Design pixel_sort_asc, start of the top module:
module pixel_sort_asc (
	 input clk, reset, soft_rst,
	 input enable, 
	 input      [15:0] Pixel_in1, Pixel_in2, Pixel_in3, Pixel_in4 , Pixel_in5 , Pixel_in6, Pixel_in7, Pixel_in8,
	 output reg [15:0] Pixel_out1, Pixel_out2, Pixel_out3, Pixel_out4 , Pixel_out5 , Pixel_out6, Pixel_out7, Pixel_out8,    output reg valid_out
);
integer i, j;
reg [15:0] array [1:8]; 
reg [15:0] temp;
reg [15:0] in1, in2, in3, in4, in5, in6, in7, in8;
always @(posedge clk)
 begin
 if (reset)
     begin
	  in1 <= 0;
	  in2 <= 0; 
	  in3 <= 0; 
	  in4 <=	0;
	  in5 <=	0; 
	  in6 <=	0; 
	  in7 <=	0; 
	  in8 <=	0; 
	  valid_out <= 0; 
		 Pixel_out1 <= 0;
		 Pixel_out2 <= 0;
		 Pixel_out3 <= 0;
		 Pixel_out4 <= 0;
		 Pixel_out5 <= 0;
		 Pixel_out6 <= 0;
		 Pixel_out7 <= 0;
		 Pixel_out8 <= 0; 
	  end 
	  else if(soft_rst)
		 begin 
	    in1 <=  0;
		 in2 <=  0; 
	    in3 <=  0; 
	    in4 <=	0;
	    in5 <=	0; 
  ...
Size: about 3600 cells after synthesis, about 130 flip-flops, ~260 I/O pins.
clock: 38.0 ns
lec_check: 0
cap_margin: 20
cell_pad_in_sites_detail_placement: 2
cell_pad_in_sites_global_placement: 0
core_aspect_ratio: 0.78
core_margin: 4
core_utilization: 40
min_routing_layer: met2
place_density_lb_addon: 0.11
setup_slack_margin: 1.0
slew_margin: 0
run.sh (not shown) runs the stock make flow with config.mk's settings and CLKGATE_MAP_FILE=.
The starting point stopped in detailed placement (3_5_place_dp) with DPL-0033.
Rerun with:
==> flow/config.mk (replaced) <==
export PLATFORM = sky130hd
export DESIGN_NAME = pixel_sort_asc
export DESIGN_NICKNAME = pixel_sort_asc
export VERILOG_FILES = /design/flow/design.v
export SDC_FILE = /design/flow/constraint.sdc
export NUM_CORES = 4
export LEC_CHECK = 0
export CAP_MARGIN = 20
export CORE_MARGIN = 2
export CORE_UTILIZATION = 52
export SETUP_SLACK_MARGIN = 1.0
export SLEW_MARGIN = 20
==> flow/constraint.sdc (replaced) <==
create_clock -name core_clock -period 18.3 [get_ports {clk}]
set_input_delay 3.6600 -clock core_clock [delete_from_list [all_inputs] [get_ports {clk}]]
set_output_delay 3.6600 -clock core_clock [all_outputs]
set_load 0.01 [all_outputs]
Effect: This time the run ended with an error in global routing (5_1_grt); die area is lower by 25%; synthesized cell count does not change; area after synthesis does not change.
Rerun with:
--- a/flow/config.mk
+++ b/flow/config.mk
@@ -10,2 +10 @@
-export CORE_UTILIZATION = 52
-export SETUP_SLACK_MARGIN = 1.0
+export CORE_UTILIZATION = 68
==> flow/constraint.sdc (replaced) <==
create_clock -name core_clock -period 16.6 [get_ports {clk}]
set_input_delay 3.3200 -clock core_clock [delete_from_list [all_inputs] [get_ports {clk}]]
set_output_delay 3.3200 -clock core_clock [all_outputs]
set_load 0.01 [all_outputs]
This time the run stopped in detailed placement (3_5_place_dp).
Die area fell by a quarter to a third.
Area after synthesis stays the same.
Synthesized cell count is unchanged.

* * *

Starting RTL as in the previous note.
clock: 16.6 ns
lec_check: 0
abc_area: 1
cap_margin: 20
core_margin: 2
core_utilization: 72
place_density_lb_addon: 0.02
setup_slack_margin: 4.93
slew_margin: 20
The starting point never finished: it broke off in detailed placement, error DPL-0038.
Rerun with:
- ABC_AREA: 1 -> not set
- CORE_UTILIZATION: 72 -> 40
- PLACE_DENSITY_LB_ADDON: 0.02 -> not set
- SETUP_SLACK_MARGIN: 4.93 -> 1.0
- clock period: 16.6 -> 36.5 ns (I/O delays scaled with it)
Result: Now the flow ran to the end with no violations. Die area goes up by 86%. Synthesized area goes up by 4.7%. Synthesized cell count came out lower by 9.3%.
Rerun with:
- CORE_UTILIZATION: 40 -> 58
- SETUP_SLACK_MARGIN: 1.0 -> -1.53
- clock period: 36.5 -> 26.6 ns (I/O delays scaled with it)
- Now the flow failed in global routing, error GRT-0116
- die size came out lower by a quarter to a third
- synthesized area stays the same
- synthesized cell count stays the same
Rerun with:
- ABC_AREA: not set -> 1
- CORE_UTILIZATION: 58 -> 65
- CTS_CLUSTER_SIZE: not set -> 93
- SETUP_SLACK_MARGIN: -1.53 -> -1.88
- clock period: 26.6 -> 48.3 ns (I/O delays scaled with it)
Outcome: The changed run completed without violations; synthesized cell count goes up by 10%; die size shrinks by about 15%; synthesized area drops by 4.5%.

* * *

v51:
The RTL this note starts from:
==> flow/design.v <==
module pixel_sort_asc (
	 input clk, reset, soft_rst,
	 input enable, 
	 input      [15:0] Pixel_in1, Pixel_in2, Pixel_in3, Pixel_in4 , Pixel_in5 , Pixel_in6, Pixel_in7, Pixel_in8,
	 output reg [15:0] Pixel_out1, Pixel_out2, Pixel_out3, Pixel_out4 , Pixel_out5 , Pixel_out6, Pixel_out7, Pixel_out8,    output reg valid_out
);
integer i, j;
reg [15:0] array [1:8]; 
reg [15:0] temp;
reg [15:0] in1, in2, in3, in4, in5, in6, in7, in8;
always @(posedge clk)
 begin
 if (reset)
     begin
	  in1 <= 0;
	  in2 <= 0; 
	  in3 <= 0; 
	  in4 <=	0;
	  in5 <=	0; 
	  in6 <=	0; 
	  in7 <=	0; 
	  in8 <=	0; 
	  valid_out <= 0; 
		 Pixel_out1 <= 0;
		 Pixel_out2 <= 0;
		 Pixel_out3 <= 0;
		 Pixel_out4 <= 0;
		 Pixel_out5 <= 0;
		 Pixel_out6 <= 0;
		 Pixel_out7 <= 0;
		 Pixel_out8 <= 0; 
	  end 
	  else if(soft_rst)
		 begin 
	    in1 <=  0;
		 in2 <=  0; 
	    in3 <=  0; 
	    in4 <=	0;
	    in5 <=	0; 
	    in6 <=	0; 
	    in7 <=	0; 
	    in8 <=	0; 
	    valid_out <= 0; 
		 Pixel_out1 <= 0;
		 Pixel_out2 <= 0;
		 Pixel_out3 <= 0;
		 Pixel_out4 <= 0;
		 Pixel_out5 <= 0;
		 Pixel_out6 <= 0;
		 Pixel_out7 <= 0;
		 Pixel_out8 <= 0; 
       end
		 else  if(enable)
		 begin
       valid_out <= 1;
		in1<= Pixel_in1;
		in2<= Pixel_in2; 
		in3<= Pixel_in3; 
		in4<= Pixel_in4;  
		in5<=	Pixel_in5; 
		in6<=	Pixel_in6; 
		in7<=	Pixel_in7; 
		in8<=	Pixel_in8; 
		 Pixel_out1 <= array[8];
		 Pixel_out2 <= array[7];
		 Pixel_out3 <= array[6];
		 Pixel_out4 <= array[5];
		 Pixel_out5 <= array[4];
		 Pixel_out6 <= array[3];
		 Pixel_out7 <= array[2];
		 Pixel_out8 <= array[1];
	  	end
		 else begin
		 valid_out <= 0;
		 in1 <=  0;
		 in2 <=  0; 
	    in3 <=  0; 
	    in4 <=	0;
	    in5 <=	0; 
	    in6 <=	0; 
	    in7 <=	0; 
	    in8 <=	0; 
		 Pixel_out1 <= 0;
		 Pixel_out2 <= 0;
		 Pixel_out3 <= 0;
		 Pixel_out4 <= 0;
		 Pixel_out5 <= 0;
		 Pixel_out6 <= 0;
		 Pixel_out7 <= 0;
		 Pixel_out8 <= 0; 
       end	
 end 
 always @(*)
  begin
 if (reset)
     begin
		 array[1] =  0; 
		 array[2] =	 0;
		 array[3] =  0;
		 array[4] =  0;
		 array[5] =  0;
		 array[6] =  0;
		 array[7] =  0;
		 array[8] =  0;
	  end 
	  else if(soft_rst)
		 begin 
	    array[1] =  0; 
		 array[2] =	 0;
		 array[3] =  0;
		 array[4] =  0;
		 array[5] =  0;
		 array[6] =  0;
		 array[7] =  0;
		 array[8] =  0;
	     end
	else  begin
			 array[1] =  Pixel_in1; 
			 array[2] =	 Pixel_in2;
			 array[3] =  Pixel_in3;
			 array[4] =  Pixel_in4;
			 array[5] =  Pixel_in5;
			 array[6] =  Pixel_in6;
			 array[7] =  Pixel_in7;
			 array[8] =  Pixel_in8;
 for ( i= 8; i>0; i=i-1) begin
		for(j=1; j<i; j=j+1) begin 
		 if (array[j] < array[j + 1])
          begin
            temp = array[j];
            array[j] = array[j + 1];
            array[j + 1] = temp;
				end
		   end
		end
	end
 end 
endmodule 
Settings: LEC_CHECK=0, ABC_AREA=1, CAP_MARGIN=20, CORE_ASPECT_RATIO=1.39, CORE_MARGIN=2, CORE_UTILIZATION=72, CTS_CLUSTER_DIAMETER=294, CTS_CLUSTER_SIZE=99, PLACE_DENSITY=0.85, SETUP_SLACK_MARGIN=-1.09, SLEW_MARGIN=20, TNS_END_PERCENT=10; clock period 19.4 ns.
v51 never completed; the flow aborted with a tool error in detailed placement.
Changes in v36 relative to v51:
Settings: TNS_END_PERCENT no longer set, was 10; ABC_AREA no longer set, was 1; CORE_UTILIZATION now 51, was 72; CTS_CLUSTER_DIAMETER no longer set, was 294; SETUP_SLACK_MARGIN now 1.0, was -1.09; CTS_CLUSTER_SIZE no longer set, was 99; CORE_ASPECT_RATIO no longer set, was 1.39; PLACE_DENSITY no longer set, was 0.85; the clock period (ns, I/O delays scaled along) now 20.2, was 19.4.
- global routing: v36 exited with error
- v36 — height of the die about 3% higher, v51 as reference
- [v36] number of rows created at floorplan rose 2 relative to v51
- Relative to v51, initial core utilization decreased by 21 points in v36.
- Unique cell type count in the Yosys netlist: v36 vs v51 up 150%
- Compared with v51, in v36 number of cells produced by synthesis down 9.3%; summed instance area of the synthesized netlist went up about 5%.
- Cmp v36 vs v51: area reported by Yosys stat higher in v36
- Per the comparison of v36 with v51, area enclosed by the die boundary up 47%, final weighted congestion of routability-driven global placement decreased about 7%, number of buffers inserted by port buffering flat, multiplexer fraction of the synthesized cell area climbed 9.8 points.
Input changes introduced in v12 (baseline for comparison: v36):
Settings: setting TNS_END_PERCENT to 10 for the first time; changing CORE_UTILIZATION from 51 to 62; setting CTS_CLUSTER_SIZE to 99 for the first time; changing the clock period (ns, I/O delays scaled along) from 20.2 to 18.3.
--- outcome ---
No final results exist for v12, since it was stopped by error DPL-0033 during detailed placement. The run showing the greater final weighted congestion in routability-driven placement is v12. Looking only at total number of placement rows, and setting everything else aside, the lower value of v12 and v36 goes to v12. The gate count of the mapped netlist of v36 and that of v12 are within noise of each other. Summary of v12 over v36: portion of netlist area occupied by mux cells now sits at about the same level, placeable core region now sits lower, die size now sits lower. Comparing v12 against v36, there is no change at all in aoi/oai-family share of the synthesized area. As far as mean instance size in the synthesized netlist goes, v36 and v12 are indistinguishable; the numbers are identical. Relative to v36, width of the chip has decreased by about 9% in v12. Diff v36..v12 | area figure in the yosys stat output | negligible.
Changes in v19 relative to v12:
Settings: HOLD_SLACK_MARGIN newly set to -0.09; CORE_UTILIZATION changed from 62 to 58; CTS_CLUSTER_SIZE removed (was 99); TNS_END_PERCENT changed from 10 to 5; the clock period (ns, I/O delays scaled along) changed from 18.3 to 38.0.
==> comparison <==
Comparing v12 with v19, the area fraction in and, or, nand and nor cells came out essentially unchanged. Flow for v12 halted at detailed placement, error code DPL-0033. v19 completed end to end with timing, DRC and antenna clean. [compare] base=v12 new=v19: weighted congestion at the end of routability-driven global placement lost 7.0%, die size increased by 6.8% relative to the old numbers, die boundary height picked up an extra 3.3%.

* * *

Setup of v46:
RTL: the design.v shown in full above, as it stands there.
make LEC_CHECK=0 CAP_MARGIN=20 CORE_MARGIN=9 CORE_UTILIZATION=58 CTS_CLUSTER_DIAMETER=179 CTS_CLUSTER_SIZE=98 SETUP_SLACK_MARGIN=-1.77 SLEW_MARGIN=20 finish   # period 38.0 ns
v46: complete, dirty (setup timing)
Input changes introduced in v25 (baseline for comparison: v46):
- a deleted CTS_CLUSTER_SIZE that had been 98
- a change of SETUP_SLACK_MARGIN from -1.77 to -2.0
- an added TNS_END_PERCENT of 5
- a change of CORE_MARGIN from 9 to 2
- a deleted CTS_CLUSTER_DIAMETER that had been 179
- a change of the clock period (ns, I/O delays scaled along) from 38.0 to 29.6
## What came out
v25 never completed, since it errored out during clock tree synthesis (4_1_cts). From v25 to v46, compound-gate portion of the synthesized area did not move at all. As far as total core area goes, v25 and v46 are indistinguishable; the numbers are identical. As far as area of the mapped netlist goes, v46 and v25 are indistinguishable; the numbers are identical. STATUS worst setup timing slack at the placement stage: v25 loses against v46. From v25 to v46, yosys-reported design area after synthesis did not move at all. Between v25 and v46, die area is higher for v46, v25 comes in under that. When v25 is set beside v46, its overall die height turns out to be about 6% smaller. In v25 the cell count after placement turned out 1,170 higher than in v46.
Input changes introduced in v34 (baseline for comparison: v25):
- TNS_END_PERCENT removed (was 5)
- SETUP_SLACK_MARGIN changed from -2.0 to 5.0
- the clock period (ns, I/O delays scaled along) changed from 29.6 to 38.0
## What came out
v25 did not finish; the tool stopped in clock tree synthesis (4_1_cts) with error DPL-0038. v34 did not finish; a tool error ended it in global routing (5_1_grt). Diff v34..v25 | die size | unchanged. Summary of v34 over v25: number of buffers added on ports now sits at about the same level; routability congestion estimate now sits lower.
--- input diff v34..v44 ---
- CORE_ASPECT_RATIO: unset -> 0.5
- CTS_CLUSTER_SIZE: unset -> 14
- SETUP_SLACK_MARGIN: 5.0 -> -2.0
- PLACE_DENSITY_LB_ADDON: unset -> 0.3
- CTS_CLUSTER_DIAMETER: unset -> 54
==> comparison <==
Although v44 finished all stages, its layout failed final checks on setup timing. Setup slack at placement, v34 and v44: lower on v44. Against v34, vertical extent of the die in v44 fell by more than a quarter. Number of placed cells counting well taps ended up 31 higher on v44 than on v34. Row floorplan core density: v44 higher / v34 lower. Summary — count of standard-cell rows, v44 relative to v34: lower, by 30%. In terms of area fraction in and, or, nand and nor cells after synthesis, v34 and v44 differ only marginally. From v34 to v44, cell count after synthesis did not move at all.
## Diff of input files: v17 against v44
- CTS_CLUSTER_DIAMETER no longer set, was 54
- CORE_ASPECT_RATIO no longer set, was 0.5
- PLACE_DENSITY_LB_ADDON no longer set, was 0.3
- SETUP_SLACK_MARGIN now 5.0, was -2.0
- CTS_CLUSTER_SIZE no longer set, was 14
- the clock period (ns, I/O delays scaled along) now 24.9, was 38.0
Findings:
Between v44 and v17, the flow reports detailed placement HPWL increasing by more than a quarter. What v17 reported for number of instances in the placed design has to be multiplied by 0.79 to get the figure for v44. Status(v17) = ERROR, stage = clock tree synthesis (4_1_cts). The total placed instance area number comes out lower for v44 vs v17. Going from v44 to v17, overall die width now sits lower, number of enable flip-flop cells level.
Inputs modified between v17 and v30:
- CORE_UTILIZATION changed from 58 to 40
- the clock period (ns, I/O delays scaled along) changed from 24.9 to 36.5
## What came out
Die height: v30 vs v17 up 20%
Number of rows in the core area was higher in the run labelled v30.
Comparing v30 against v17, there is no change at all in count of buffers inserted at the top-level ports.
v30 did not stop at any stage, and its layout met the timing, design-rule and antenna checks.

* * *

Starts from the design.v that is shown in full above.
Settings: LEC_CHECK=0, CAP_MARGIN=20, CORE_MARGIN=2, CORE_UTILIZATION=66, SLEW_MARGIN=20; clock period 29.0 ns.
The first run never finished: it broke off in 3_5_place_dp (DPL-0038).
Change:
Settings changed: CORE_UTILIZATION 66 to 57, SETUP_SLACK_MARGIN set to -2.0, TNS_END_PERCENT set to 5.
Clock period 29.0 ns to 36.0 ns, I/O delays scaled along.
After rerunning: The changed run ran to the end with violations: negative setup slack. Synthesized area is unchanged. Die area climbs by 15%. Synthesized cell count stays the same.
Change:
Settings changed: SETUP_SLACK_MARGIN -2.0 to 5.0, SLEW_MARGIN 20 to 0.
Clock period 36.0 ns to 43.0 ns, I/O delays scaled along.
=>
- The changed run completed with no timing, DRC or antenna violations
- non-clock buffer count falls by 73
- final area rises by 7.6%
- global-route usage rises by 1.9 points
- synthesized area stays the same
- wire length rises by 15%
- setup slack gets better by 5500 ps
- critical path depth rises by 9
- hold slack gets better by 1400 ps
Change:
Settings changed: SETUP_SLACK_MARGIN 5.0 to -1.04, SLEW_MARGIN 0 to 20, TNS_END_PERCENT 5 to not set.
Clock period 43.0 ns to 34.2 ns, I/O delays scaled along.
=>
- With this change the flow died in 5_1_grt, error GRT-0232
- synthesized area does not change
- die area does not change
- synthesized cell count is unchanged
